Design Top, start of the top module:
module Top(clk, rst, Trig, Echo, distance, sel);
input clk, rst, Echo;
output Trig;
output [6:0] distance;
output [3:0] sel;
wire [19:0] dis;
wire [1:0] state;
wire clk_1k;
counter_1000 u3(.clk(clk), .rst(rst), .clkout(clk_1k), .statechange(state));
TrigSignal u1(.clk_1m(clk), .rst(rst), .trig(Trig));
PosCounter u2(.clk_1m(clk), .rst(rst), .echo(Echo), .dis_count(dis));
Showdigit u4(.in(dis),.LED_activating_counter(state),.out1(distance[6:0]),.out2(sel[3:0]));
endmodule  
For scale: about 5200 cells after synthesis, roughly 15 I/O pins.
Settings: LEC_CHECK=0, ABC_AREA=1, CAP_MARGIN=35, CORE_MARGIN=2, CORE_UTILIZATION=72, CTS_CLUSTER_DIAMETER=322, CTS_CLUSTER_SIZE=13, HOLD_SLACK_MARGIN=0.29, PLACE_DENSITY_LB_ADDON=0.24, SLEW_MARGIN=5; clock period 163.0 ns.
run.sh (not shown) runs the stock make flow with config.mk's settings and CLKGATE_MAP_FILE=.
Next try:
- CAP_MARGIN: 35 -> 10
- CORE_ASPECT_RATIO: not set -> 0.85
- CTS_CLUSTER_DIAMETER: 322 -> 272
- CTS_CLUSTER_SIZE: 13 -> 15
- GPL_ROUTABILITY_DRIVEN: not set -> 0
- GPL_TIMING_DRIVEN: not set -> 1
- HOLD_SLACK_MARGIN: 0.29 -> 0.3
- MAX_ROUTING_LAYER: not set -> met5
- SLEW_MARGIN: 5 -> 40
=> The new run ran to the end with no violations. Hold slack gains 0.015 ns. Utilization is about the same. Sequential share of layout area is about the same.
Next try:
- CAP_MARGIN: 10 -> 35
- CORE_ASPECT_RATIO: 0.85 -> not set
- CTS_CLUSTER_DIAMETER: 272 -> 323
- CTS_CLUSTER_SIZE: 15 -> 13
- GPL_ROUTABILITY_DRIVEN: 0 -> not set
- GPL_TIMING_DRIVEN: 1 -> not set
- HOLD_SLACK_MARGIN: 0.3 -> 0.29
- MAX_ROUTING_LAYER: met5 -> not set
What happened: The new run finished clean. Routed wire length is lower by about 5%. Synthesized area does not change. Via count decreases by about 1.8%. Cell count barely changes. Setup slack is better by 1.4 ns. Critical path depth goes down by 6.
Next try:
- CTS_CLUSTER_DIAMETER: 323 -> 325
- SLEW_MARGIN: 40 -> 5
After rerunning:
- synthesized cell count stays the same
- non-clock buffer count grows by 2
- final area barely changes
- core utilization is about the same
- wire length went down by 1.3%
- sequential share of layout area barely changes
- fmax hardly moves
- flip-flop count stays the same
- via count is about the same


## build 53
Top again, from the RTL that the note above started with.
// Top
module Top(clk, rst, Trig, Echo, distance, sel);
input clk, rst, Echo;
output Trig;
output [6:0] distance;
output [3:0] sel;
wire [19:0] dis;
wire [1:0] state;
wire clk_1k;
counter_1000 u3(.clk(clk), .rst(rst), .clkout(clk_1k), .statechange(state));
TrigSignal u1(.clk_1m(clk), .rst(rst), .trig(Trig));
PosCounter u2(.clk_1m(clk), .rst(rst), .echo(Echo), .dis_count(dis));
Showdigit u4(.in(dis),.LED_activating_counter(state),.out1(distance[6:0]),.out2(sel[3:0]));
endmodule  
Settings: LEC_CHECK=0, ABC_AREA=0, CAP_MARGIN=5, CELL_PAD_IN_SITES_DETAIL_PLACEMENT=1, CELL_PAD_IN_SITES_GLOBAL_PLACEMENT=2, CORE_ASPECT_RATIO=0.71, CORE_MARGIN=5, CORE_UTILIZATION=59, CTS_CLUSTER_DIAMETER=150, GPL_ROUTABILITY_DRIVEN=1, GPL_TIMING_DRIVEN=0, MAX_ROUTING_LAYER=met5, SLEW_MARGIN=20, TNS_END_PERCENT=90; clock period 255.0 ns.
FAIL build 53 @ global placement without I/O: tool exited with error
Input changes introduced in build 62 (baseline for comparison: build 53):
- swapping 5 for 2 in CORE_MARGIN
- clearing MAX_ROUTING_LAYER, which used to be met5
- putting PLACE_DENSITY_LB_ADDON at 0.28 where nothing was set
- clearing GPL_TIMING_DRIVEN, which used to be 0
- clearing TNS_END_PERCENT, which used to be 90
- clearing CORE_ASPECT_RATIO, which used to be 0.71
- clearing CELL_PAD_IN_SITES_DETAIL_PLACEMENT, which used to be 1
- swapping 59 for 72 in CORE_UTILIZATION
- swapping 0 for 1 in ABC_AREA
- clearing GPL_ROUTABILITY_DRIVEN, which used to be 1
- swapping 5 for 40 in CAP_MARGIN
- clearing CELL_PAD_IN_SITES_GLOBAL_PLACEMENT, which used to be 2
- putting CTS_CLUSTER_SIZE at 13 where nothing was set
- clearing CTS_CLUSTER_DIAMETER, which used to be 150
- swapping 255.0 for 163.0 in the clock period (ns, I/O delays scaled along)
## What came out
- Build 62: all stages complete, timing, DRC and antenna checks passed
- Build 62 — placeable core region 0.0029 mm^2 lower, build 53 as reference
- Build 62 vs build 53: height of the die up by more than 10%
- The number of placement rows number comes out higher for build 62 vs build 53.
- Cmp build 62 and build 53 / adder and majority gate portion of the synthesized area / higher: build 53
- Compared with build 53, area of the synthesized netlist per yosys stat in build 62 increased by more than 10%.
- Summary: with build 53 as the reference, cell count in the Yosys report in build 62 moved up by more than a quarter.
Modified inputs, build 66 compared to build 62
- CAP_MARGIN changed from 40 to 35
- CTS_CLUSTER_DIAMETER newly set to 243
- PLACE_DENSITY_LB_ADDON changed from 0.28 to 0.24
--- outcome ---
Final critical-path required period, build 66 and build 62: lower on build 66
Area of placed instances: build 66 vs build 62 — no meaningful difference
The fraction of area in registers of build 62 and that of build 66 are within noise of each other.
In the reports for build 66 and build 62, the smaller global-route met3 utilization belongs to build 66.
What build 28 does differently from build 66 at the input level:
- CORE_ASPECT_RATIO: unset -> 0.85
- MAX_ROUTING_LAYER: unset -> met5
- GPL_TIMING_DRIVEN: unset -> 1
- GPL_ROUTABILITY_DRIVEN: unset -> 0
- CTS_CLUSTER_SIZE: 13 -> 15
- HOLD_SLACK_MARGIN: unset -> 0.3
- CAP_MARGIN: 35 -> 10
- CTS_CLUSTER_DIAMETER: 243 -> 272
- SLEW_MARGIN: 20 -> 35
[summary]
Between build 66 and build 28, the post-layout instance count excluding filler cells does not differ in any meaningful way.
Of build 66 and build 28, the run reporting the lower wire length of the first global-routing pass was build 66.
Max freq build 66 -> build 28: degraded
Total detailed-routing wirelength grows by a few percent when moving from build 66 to build 28.
